== try-sierra ==
## accel_display
module accel_display(
	input 		          		clk,         
	input 		          		reset_n,
	input 		     [1:0]		SW,
	input 		          		data_update,
	input 		     [15:0]		data_x,
	input 		     [15:0]		data_y,
	output		     [7:0]		HEX0,
	output		     [7:0]		HEX1,
	output		     [7:0]		HEX2,
	output		     [7:0]		HEX3,
	output		reg  [3:0]		VGA_B,
	output		reg  [3:0]		VGA_G,
	output		reg          	VGA_HS,
	output		reg  [3:0]		VGA_R,
	output		reg          	VGA_VS
);
	wire [32:0] smooth_outx, smooth_outy;
	reg  [9:0] pixel_x1, pixel_x2; 
	wire [9:0] x1, x2;
	reg  [9:0] pixel_y1, pixel_y2;
	wire [9:0] y1, y2;
	reg  [7:0] addr;
	wire [11:0] colors;
	reg  [0:0] en;
	reg  [0:0] en_q;
	reg  [9:0] count;
	wire [9:0]  col, row;
	reg  [3:0]   red, green, blue;
	wire  h_sync, v_sync;
	wire  disp_ena;
	smoothFilter x_axis (.clock(clk), .reset_n(reset_n), .enable(VGA_HS), .select(SW[1:0]), .data_x(data_x), 
	                     .data_update(data_update), .smooth_out(smooth_outx));
  ...
==> flow/config.mk <==
export PLATFORM = sky130hd
export DESIGN_NAME = accel_display
export DESIGN_NICKNAME = accel_display
export VERILOG_FILES = /design/flow/design.v
export SDC_FILE = /design/flow/constraint.sdc
export NUM_CORES = 4
export LEC_CHECK = 0
export ABC_AREA = 0
export CAP_MARGIN = 20
export CELL_PAD_IN_SITES_GLOBAL_PLACEMENT = 2
export CORE_MARGIN = 2
export CORE_UTILIZATION = 69
export CTS_CLUSTER_DIAMETER = 59
export GPL_ROUTABILITY_DRIVEN = 0
export GPL_TIMING_DRIVEN = 0
export HOLD_SLACK_MARGIN = 0.25
export MAX_ROUTING_LAYER = met5
export PLACE_DENSITY_LB_ADDON = 0.05
export SETUP_SLACK_MARGIN = 0.77
export SLEW_MARGIN = 20
==> flow/constraint.sdc <==
create_clock -name core_clock -period 26.9 [get_ports {clk}]
set_input_delay 5.3800 -clock core_clock [delete_from_list [all_inputs] [get_ports {clk}]]
set_output_delay 5.3800 -clock core_clock [all_outputs]
set_load 0.01 [all_outputs]
run.sh (not shown) runs the stock make flow with config.mk's settings and CLKGATE_MAP_FILE=.
FAIL try-sierra @ global placement without I/O: tool exited with error
The inputs of try-maple differ from those of try-sierra as listed below.
# try-sierra
export LEC_CHECK = 0
export ABC_AREA = 0
export CAP_MARGIN = 20
export CELL_PAD_IN_SITES_GLOBAL_PLACEMENT = 2
export CORE_MARGIN = 2
export CORE_UTILIZATION = 69
export CTS_CLUSTER_DIAMETER = 59
export GPL_ROUTABILITY_DRIVEN = 0
export GPL_TIMING_DRIVEN = 0
export HOLD_SLACK_MARGIN = 0.25
export MAX_ROUTING_LAYER = met5
export PLACE_DENSITY_LB_ADDON = 0.05
export SETUP_SLACK_MARGIN = 0.77
export SLEW_MARGIN = 20
create_clock -name core_clock -period 26.9 [get_ports {clk}]
# try-maple
export LEC_CHECK = 0
export CAP_MARGIN = 20
export CORE_MARGIN = 2
export CORE_UTILIZATION = 64
export PLACE_DENSITY = 0.6
export SLEW_MARGIN = 20
create_clock -name core_clock -period 12.4 [get_ports {clk}]
### Flow results
Number of standard cells after synthesis essentially unchanged between try-sierra and try-maple. From try-maple to try-sierra, share of synthesized area occupied by flip-flops and latches did not move at all. Diff try-sierra..try-maple | number of register bits inferred by synthesis | unchanged. Mux share of post-synthesis cell area delta (try-maple -> try-sierra): insignificant. Synthesis area per yosys across try-maple and try-sierra: no real change. Die height (try-maple vs. try-sierra) increases by a few percent. The flow did not stop early for try-maple: all stages ran, and the layout cleared the timing, DRC and antenna checks. On number of cell rows, the lower figure sits with try-sierra, not try-maple. Comparing try-sierra against try-maple, there is no change at all in synthesized area. From try-sierra to try-maple the numbers moved as follows: chip area saw an increase; arithmetic-cell share of the synthesized area counting full adders, half adders and majority gates did not really move.
[inputs] try-cedar vs try-maple
# try-maple
export LEC_CHECK = 0
export CAP_MARGIN = 20
export CORE_MARGIN = 2
export CORE_UTILIZATION = 64
export PLACE_DENSITY = 0.6
export SLEW_MARGIN = 20
create_clock -name core_clock -period 12.4 [get_ports {clk}]
# try-cedar
export LEC_CHECK = 0
export ABC_AREA = 1
export CAP_MARGIN = 20
export CORE_MARGIN = 2
export CORE_UTILIZATION = 70
export PLACE_DENSITY = 0.6
export SLEW_MARGIN = 20
create_clock -name core_clock -period 10.1 [get_ports {clk}]
--- outcome ---
- | last weighted congestion value of the routability-driven placer | lower: try-maple |
- Sequential share of layout area sits lower in try-cedar than in try-maple.
- try-cedar vs try-maple, global-route usage over all layers went up by 6.8 points.
- try-maple ran to completion and came out clean on the timing, DRC and antenna checks.
- STATUS run=try-cedar STAGES=ALL_DONE FINAL_CHECKS=FAILED CAUSE=setup timing
#### Input delta (try-pepper over try-cedar)
# try-cedar
export LEC_CHECK = 0
export ABC_AREA = 1
export CAP_MARGIN = 20
export CORE_MARGIN = 2
export CORE_UTILIZATION = 70
export PLACE_DENSITY = 0.6
export SLEW_MARGIN = 20
create_clock -name core_clock -period 10.1 [get_ports {clk}]
# try-pepper
export LEC_CHECK = 0
export ABC_AREA = 1
export CAP_MARGIN = 20
export CORE_MARGIN = 2
export CORE_UTILIZATION = 61
export CTS_CLUSTER_DIAMETER = 238
export PLACE_DENSITY = 0.6
export SLEW_MARGIN = 20
create_clock -name core_clock -period 12.4 [get_ports {clk}]
- try-pepper | status: complete | timing, DRC, antenna: pass
- The vertical die size reported for try-pepper is greater than that of try-cedar by 16 um.
- In the metrics for try-cedar and try-pepper, the one carrying the lower via count is try-pepper.
- Cell row count went up by a little under 10% going from try-cedar to try-pepper.
- Measured against each other, try-cedar and try-pepper differ in number of clock buffers in the layout, the higher figure coming from try-cedar.
- Looking at number of nets in the final layout, try-pepper sits 5.5% below try-cedar.
- In the metrics for try-cedar and try-pepper, the one carrying the lower core utilization is try-pepper.
- Per the comparison of try-pepper with try-cedar, wire length went down 15%; count of plain and timing-repair buffers in the layout went down about 80%; post-place setup slack went up 1.56 ns; floorplan utilization went down 9.4 points.
- Looking at final worst-path setup slack, try-pepper sits 1.25 ns above try-cedar.
The inputs of try-zinc differ from those of try-pepper as listed below.
# try-pepper
export LEC_CHECK = 0
export ABC_AREA = 1
export CAP_MARGIN = 20
export CORE_MARGIN = 2
export CORE_UTILIZATION = 61
export CTS_CLUSTER_DIAMETER = 238
export PLACE_DENSITY = 0.6
export SLEW_MARGIN = 20
create_clock -name core_clock -period 12.4 [get_ports {clk}]
# try-zinc
export LEC_CHECK = 0
export CAP_MARGIN = 20
export CORE_MARGIN = 2
export CORE_UTILIZATION = 40
export PLACE_DENSITY = 0.6
export SLEW_MARGIN = 20
create_clock -name core_clock -period 20.0 [get_ports {clk}]
Notes after the runs:
The sequential cell count was comparable across try-pepper and try-zinc.
Register-to-register slack up 6.35 ns in try-zinc wrt try-pepper
Measured against each other, try-pepper and try-zinc differ in via count of the first global-routing pass, the higher figure coming from try-pepper.
Summary of try-zinc over try-pepper: total core area up about 50%, worst setup timing slack at the placement stage climbed 3.85 ns, number of sinks handled by clock tree synthesis shows no meaningful change.
Relative to try-pepper, the fill cell total of the finished layout measured on try-zinc has increased by more than half.
Re data arrival time of the worst path: try-pepper and try-zinc aren't equal, and the lower value belongs to try-pepper.
There was hardly any difference in total congestion overflow after global routing between try-zinc and try-pepper.
The fraction of area in clock buffers and inverters was comparable across try-pepper and try-zinc.
Min post-route fraction of the period consumed by the critical path across try-pepper and try-zinc: try-zinc
Changes in try-quartz relative to try-zinc:
# try-zinc
export LEC_CHECK = 0
export CAP_MARGIN = 20
export CORE_MARGIN = 2
export CORE_UTILIZATION = 40
export PLACE_DENSITY = 0.6
export SLEW_MARGIN = 20
create_clock -name core_clock -period 20.0 [get_ports {clk}]
# try-quartz
export LEC_CHECK = 0
export CAP_MARGIN = 20
export CORE_MARGIN = 2
export CORE_UTILIZATION = 35
export PLACE_DENSITY = 0.6
export SLEW_MARGIN = 20
create_clock -name core_clock -period 24.7 [get_ports {clk}]
## What came out
try-quartz vs. try-zinc: tally of clock buffers in the finished layout increased by 11% relative to the old numbers, CTS buffer count increased by 6 relative to the old numbers.
Compared with try-zinc, try-quartz shows non-clock buffer total of the final layout that has gone up by a few percent.
Comparing try-zinc and try-quartz, sequential share of layout area is lower on try-quartz.
try-quartz vs. try-zinc: clock power went down; clock skew did not really move; worst setup timing slack at the placement stage went up.

accel_display again, from the RTL that the note above started with.
Settings: LEC_CHECK=0, ABC_AREA=1, CAP_MARGIN=20, CORE_MARGIN=2, CORE_UTILIZATION=72, CTS_CLUSTER_DIAMETER=381, CTS_CLUSTER_SIZE=100, PLACE_DENSITY=0.39, SETUP_SLACK_MARGIN=1.05, SLEW_MARGIN=20; clock period 9.55 ns.
The first run ended with an error in 5_1_grt.
Edit:
--- a/flow/config.mk
+++ b/flow/config.mk
@@ -8 +7,0 @@
-export ABC_AREA = 1
@@ -11,5 +10,2 @@
-export CORE_UTILIZATION = 72
-export CTS_CLUSTER_DIAMETER = 381
-export CTS_CLUSTER_SIZE = 100
-export PLACE_DENSITY = 0.39
-export SETUP_SLACK_MARGIN = 1.05
+export CORE_UTILIZATION = 40
+export PLACE_DENSITY = 0.6
==> flow/constraint.sdc (replaced) <==
create_clock -name core_clock -period 16.2 [get_ports {clk}]
set_input_delay 3.2400 -clock core_clock [delete_from_list [all_inputs] [get_ports {clk}]]
set_output_delay 3.2400 -clock core_clock [all_outputs]
set_load 0.01 [all_outputs]
What happened:
- With this change the flow finished clean
- die area went up by 77%
- synthesized cell count decreases by 20%
- area after synthesis is lower by 0.90%
Edit:
==> flow/constraint.sdc (replaced) <==
create_clock -name core_clock -period 11.1 [get_ports {clk}]
set_input_delay 2.2200 -clock core_clock [delete_from_list [all_inputs] [get_ports {clk}]]
set_output_delay 2.2200 -clock core_clock [all_outputs]
set_load 0.01 [all_outputs]
Final area came out higher by 8.6%.
Total power came out higher by 47%.
Utilization came out higher by 3.8 points.
Synthesized cell count stays the same.
Combinational power came out higher by 69%.
First-iteration DRC count came out higher by 16%.
Clock skew came out lower by 0.013 ns.
Hold slack gets better by 0.0049 ns.
Sequential share of layout area came out lower by 2.2 points.
Setup slack gets worse by 1.1 ns.
Area after synthesis is unchanged.
Edit:
--- a/flow/config.mk
+++ b/flow/config.mk
@@ -10,2 +10,2 @@
-export CORE_UTILIZATION = 40
-export PLACE_DENSITY = 0.6
+export CORE_UTILIZATION = 60
+export SETUP_SLACK_MARGIN = 3.42
==> flow/constraint.sdc (replaced) <==
create_clock -name core_clock -period 11.8 [get_ports {clk}]
set_input_delay 2.3600 -clock core_clock [delete_from_list [all_inputs] [get_ports {clk}]]
set_output_delay 2.3600 -clock core_clock [all_outputs]
set_load 0.01 [all_outputs]
After rerunning:
- The changed run completed without violations
- critical path depth climbs by 1
- non-clock buffer count is lower by 69
- core utilization grows by 25 points
- setup slack gets better by 0.54 ns
- total power is lower by 6.1%
- routed wire length rose by 8.1%
Power figures rest on the tool's default switching activity, not on a simulated workload.
